==> run F: inputs <==
## reuleaux
module reuleaux(input logic clk, input logic rst_n, input logic [2:0] colour,
                input logic [7:0] centre_x, input logic [6:0] centre_y, input logic [7:0] diameter,
                input logic start, output logic done,
                output logic [7:0] vga_x, output logic [6:0] vga_y,
                output logic [2:0] vga_colour, output logic vga_plot);
clock: 30.7 ns
lec_check: 0
abc_area: 0
cap_margin: 15
cell_pad_in_sites_global_placement: 1
core_aspect_ratio: 1.11
core_margin: 2
core_utilization: 47
cts_cluster_diameter: 221
cts_cluster_size: 98
gpl_routability_driven: 1
gpl_timing_driven: 1
place_density: 0.95
setup_slack_margin: -1.52
slew_margin: 0
tns_end_percent: 40
run.sh (not shown) runs the stock make flow with config.mk's settings and CLKGATE_MAP_FILE=.
==> inputs of run C, as changes to run F <==
==> flow/config.mk (replaced) <==
export PLATFORM = sky130hd
export DESIGN_NAME = reuleaux
export DESIGN_NICKNAME = reuleaux
export VERILOG_FILES = /design/flow/design.v
export SDC_FILE = /design/flow/constraint.sdc
export NUM_CORES = 4
export LEC_CHECK = 0
export ABC_AREA = 0
export CAP_MARGIN = 15
export CELL_PAD_IN_SITES_GLOBAL_PLACEMENT = 0
export CORE_ASPECT_RATIO = 1.11
export CORE_MARGIN = 2
export CORE_UTILIZATION = 57
export CTS_CLUSTER_SIZE = 43
export GPL_ROUTABILITY_DRIVEN = 1
export GPL_TIMING_DRIVEN = 1
export PLACE_DENSITY_LB_ADDON = 0.19
export SLEW_MARGIN = 0
==> inputs of run B, as changes to run F <==
==> flow/config.mk (replaced) <==
export PLATFORM = sky130hd
export DESIGN_NAME = reuleaux
export DESIGN_NICKNAME = reuleaux
export VERILOG_FILES = /design/flow/design.v
export SDC_FILE = /design/flow/constraint.sdc
export NUM_CORES = 4
export LEC_CHECK = 0
export CAP_MARGIN = 20
export CORE_MARGIN = 2
export CORE_UTILIZATION = 40
export SLEW_MARGIN = 20
==> flow/constraint.sdc (replaced) <==
create_clock -name core_clock -period 40.0 [get_ports {clk}]
set_input_delay 8.0000 -clock core_clock [delete_from_list [all_inputs] [get_ports {clk}]]
set_output_delay 8.0000 -clock core_clock [all_outputs]
set_load 0.01 [all_outputs]
==> notes <==
Critical path depth: run C is higher than run B (9). Clock-buffer cell count is the same in run F and run B. Clock skew, lowest first: run C, run F, run B. Sequential cell count is the same in run F and run B. Of run B and run F, run B has the higher sequential share of layout area (gap 0.38 points). Global-route usage: run C > run F > run B. Run C ran to the end with violations: setup timing. Run F completed, yet does not pass: setup timing. Run B produced a clean layout.
==> figures <==
metric                                                     run F                       run C                    run B
Outcome                               complete, but fails checks  complete, but fails checks  complete, no violations
Reasons for failing layout checks                   setup timing                setup timing                        -
Final area over synthesized area                          1.304x                      1.326x                   1.075x
Met2 usage                                                 57.6%                       71.2%                    45.6%
# Taps                                                       972                         833                     1165
Multi-input combinational area share                       72.2%                       72.2%                    86.2%
Final Routed Wirelength                                   133 mm                      137 mm                   127 mm
Final HPWL DP                                             108 mm                      111 mm                   104 mm
Post_cts resized                                             122                          98                        1
Worst hold start                                rroy.offset_y[3]            rroy.offset_y[7]         rroy.offset_y[3]
Combinational gate area                                33600 um2                   34100 um2                33000 um2
Final design utilization                                   61.8%                       76.4%                    43.4%
Worst Hold Margin                                       0.789 ns                    0.797 ns                 0.792 ns

* * *

==> v34: inputs <==
reuleaux again, from the RTL that the note above started with.
export LEC_CHECK = 0
export ABC_AREA = 1
export CAP_MARGIN = 15
export CELL_PAD_IN_SITES_GLOBAL_PLACEMENT = 0
export CORE_ASPECT_RATIO = 1.11
export CORE_MARGIN = 2
export CORE_UTILIZATION = 67
export CTS_CLUSTER_DIAMETER = 237
export CTS_CLUSTER_SIZE = 56
export GPL_ROUTABILITY_DRIVEN = 1
export GPL_TIMING_DRIVEN = 1
export MAX_ROUTING_LAYER = met4
export PLACE_DENSITY = 0.6
export SETUP_SLACK_MARGIN = 5.0
export SLEW_MARGIN = 0
create_clock -name core_clock -period 26.9 [get_ports {clk}]
==> v30: changes against v34 <==
CORE_UTILIZATION = 72   (was 67)
CTS_CLUSTER_DIAMETER = 222   (was 237)
MAX_ROUTING_LAYER = not set   (was met4)
==> flow/constraint.sdc (replaced) <==
create_clock -name core_clock -period 26.5 [get_ports {clk}]
set_input_delay 5.3000 -clock core_clock [delete_from_list [all_inputs] [get_ports {clk}]]
set_output_delay 5.3000 -clock core_clock [all_outputs]
set_load 0.01 [all_outputs]
==> v18: changes against v34 <==
ABC_AREA = 0   (was 1)
CORE_UTILIZATION = 71   (was 67)
CTS_CLUSTER_DIAMETER = 334   (was 237)
CTS_CLUSTER_SIZE = 29   (was 56)
MAX_ROUTING_LAYER = not set   (was met4)
PLACE_DENSITY = not set   (was 0.6)
PLACE_DENSITY_LB_ADDON = 0.19   (was not set)
SETUP_SLACK_MARGIN = not set   (was 5.0)
SLEW_MARGIN = 40   (was 0)
==> flow/constraint.sdc (replaced) <==
create_clock -name core_clock -period 31.6 [get_ports {clk}]
set_input_delay 6.3200 -clock core_clock [delete_from_list [all_inputs] [get_ports {clk}]]
set_output_delay 6.3200 -clock core_clock [all_outputs]
set_load 0.01 [all_outputs]
==> v26: changes against v34 <==
ABC_AREA = not set   (was 1)
CAP_MARGIN = 20   (was 15)
CELL_PAD_IN_SITES_GLOBAL_PLACEMENT = not set   (was 0)
CORE_ASPECT_RATIO = not set   (was 1.11)
CORE_UTILIZATION = 40   (was 67)
CTS_CLUSTER_DIAMETER = not set   (was 237)
CTS_CLUSTER_SIZE = not set   (was 56)
GPL_ROUTABILITY_DRIVEN = not set   (was 1)
GPL_TIMING_DRIVEN = not set   (was 1)
MAX_ROUTING_LAYER = not set   (was met4)
PLACE_DENSITY = not set   (was 0.6)
SETUP_SLACK_MARGIN = not set   (was 5.0)
SLEW_MARGIN = 20   (was 0)
==> flow/constraint.sdc (replaced) <==
create_clock -name core_clock -period 39.2 [get_ports {clk}]
set_input_delay 7.8400 -clock core_clock [delete_from_list [all_inputs] [get_ports {clk}]]
set_output_delay 7.8400 -clock core_clock [all_outputs]
set_load 0.01 [all_outputs]
==> qor summary <==
quantity	v26	v18	v34	v30
Result of the run	complete, no violations	stopped before the end	stopped before the end	stopped before the end
Last stage reached	-	5_1_grt	5_1_grt	4_1_cts
Initial standard-cell utilization of the core	40.3%	71.8%	67.3%	73.0%
Die y size	302 um	240 um	258 um	249 um
Number of instances in the synthesized netlist	4946	4946	6665	6665
Longest Clk Path Bufs	2	2	2	-
Sequential element share of the synthesized area	2.30%	2.30%	2.11%	2.11%
Avg Inst Size Synth	7.20 sq um	7.20 sq um	5.83 sq um	5.83 sq um
Area fraction in full adders, half adders and majority gates	26.4%	26.4%	24.2%	24.2%
CTS sink cnt	32	32	32	-
Number of setup buffers added after CTS	0	57	124	-
Detailed placement HPWL	104 mm	115 mm	121 mm	137 mm
Post-synthesis cell area	35600 sq um	35600 sq um	38800 sq um	38800 sq um
Post-synthesis cell type count	134	134	77	77
Yosys-reported design area after synthesis	35600 sq um	35600 sq um	38800 sq um	38800 sq um

* * *

==> 01-08: inputs <==
reuleaux again, from the RTL that the note above started with.
// reuleaux
module reuleaux(input logic clk, input logic rst_n, input logic [2:0] colour,
                input logic [7:0] centre_x, input logic [6:0] centre_y, input logic [7:0] diameter,
                input logic start, output logic done,
                output logic [7:0] vga_x, output logic [6:0] vga_y,
                output logic [2:0] vga_colour, output logic vga_plot);
     logic [7:0] offset_y;
     logic load_offset_y;
     logic reset_offset_y;
     logic [7:0] offset_x;
     logic load_offset_x;
     logic reset_offset_x;
     logic signed [9:0] crit;
     logic load_crit_a;
     logic load_crit_b;
     logic reset_crit;
     logic [7:0] c_x3;                                       
     assign c_x3 = centre_x;
     logic [6:0] c_y3;                                       
     logic [50:0] c_y3_temp;
     assign c_y3_temp = (centre_y - ((diameter * 30'b100010011010011010101001111101) / 30'b111011100110101100101000000000));
    logic [50:0] c_y3_temp_2;
    assign c_y3_temp_2 = c_y3_temp[50] ? -c_y3_temp : c_y3_temp;
     assign c_y3 = c_y3_temp_2[6:0];
     logic [7:0] c_x1;                                       
  ...
Settings: LEC_CHECK=0, ABC_AREA=0, CAP_MARGIN=20, CORE_MARGIN=2, CORE_UTILIZATION=66, MAX_ROUTING_LAYER=met4, SETUP_SLACK_MARGIN=-2.0, SLEW_MARGIN=20; clock period 25.4 ns.
==> 01-01 (differences from 01-08) <==
ABC_AREA = default   (was 0)
CORE_UTILIZATION = 72   (was 66)
MAX_ROUTING_LAYER = default   (was met4)
SETUP_SLACK_MARGIN = default   (was -2.0)
==> flow/constraint.sdc (replaced) <==
create_clock -name core_clock -period 23.7 [get_ports {clk}]
set_input_delay 4.7400 -clock core_clock [delete_from_list [all_inputs] [get_ports {clk}]]
set_output_delay 4.7400 -clock core_clock [all_outputs]
set_load 0.01 [all_outputs]
==> run_results.csv <==
group,metric,value,unit
outcome,status,"stopped before the end",
outcome,lastStage,"4_1_cts",
outcome,stop_error,"[ERROR DPL-0038] Utilization greater than 100%, impossible to legalize",
floorplanning,die_area,51300,um2
floorplanning,initCoreUtil,72.9,%
placed_design,placed_area,47000,um2
placed_design,post-place-ws,-7.35,ns
placed_design,dp_hpwl,143000,um
floorplanning,die_h,226,um
floorplanning,die_width,226,um
placed_design,dp_cells,6892,
floorplanning,std_cell_rows,81,
synthesis,area_leaders,"ha_1 21%, xnor2_1 7.6%, a21oi_1 5.9%",
placed_design,routabilityCongestion,1.20,
-- figures above: 01-01

==> run_results.csv <==
group,metric,value,unit
outcome,status,"stopped before the end",
outcome,lastStage,"5_1_grt",
outcome,stop_error,"[ERROR GRT-0232] Routing congestion too high. Check the congestion heatmap in the GUI.",
floorplanning,die_h,236,um
floorplanning,initCoreUtil,66.5,%
floorplanning,die_area,55900,um2
placed_design,dp_hpwl,121000,um
placed_design,dp_cells,6939,
synthesis,area_leaders,"ha_1 21%, xnor2_1 7.6%, a21oi_1 5.9%",
floorplanning,die_width,236,um
placed_design,post-place-ws,-5.66,ns
-- figures above: 01-08

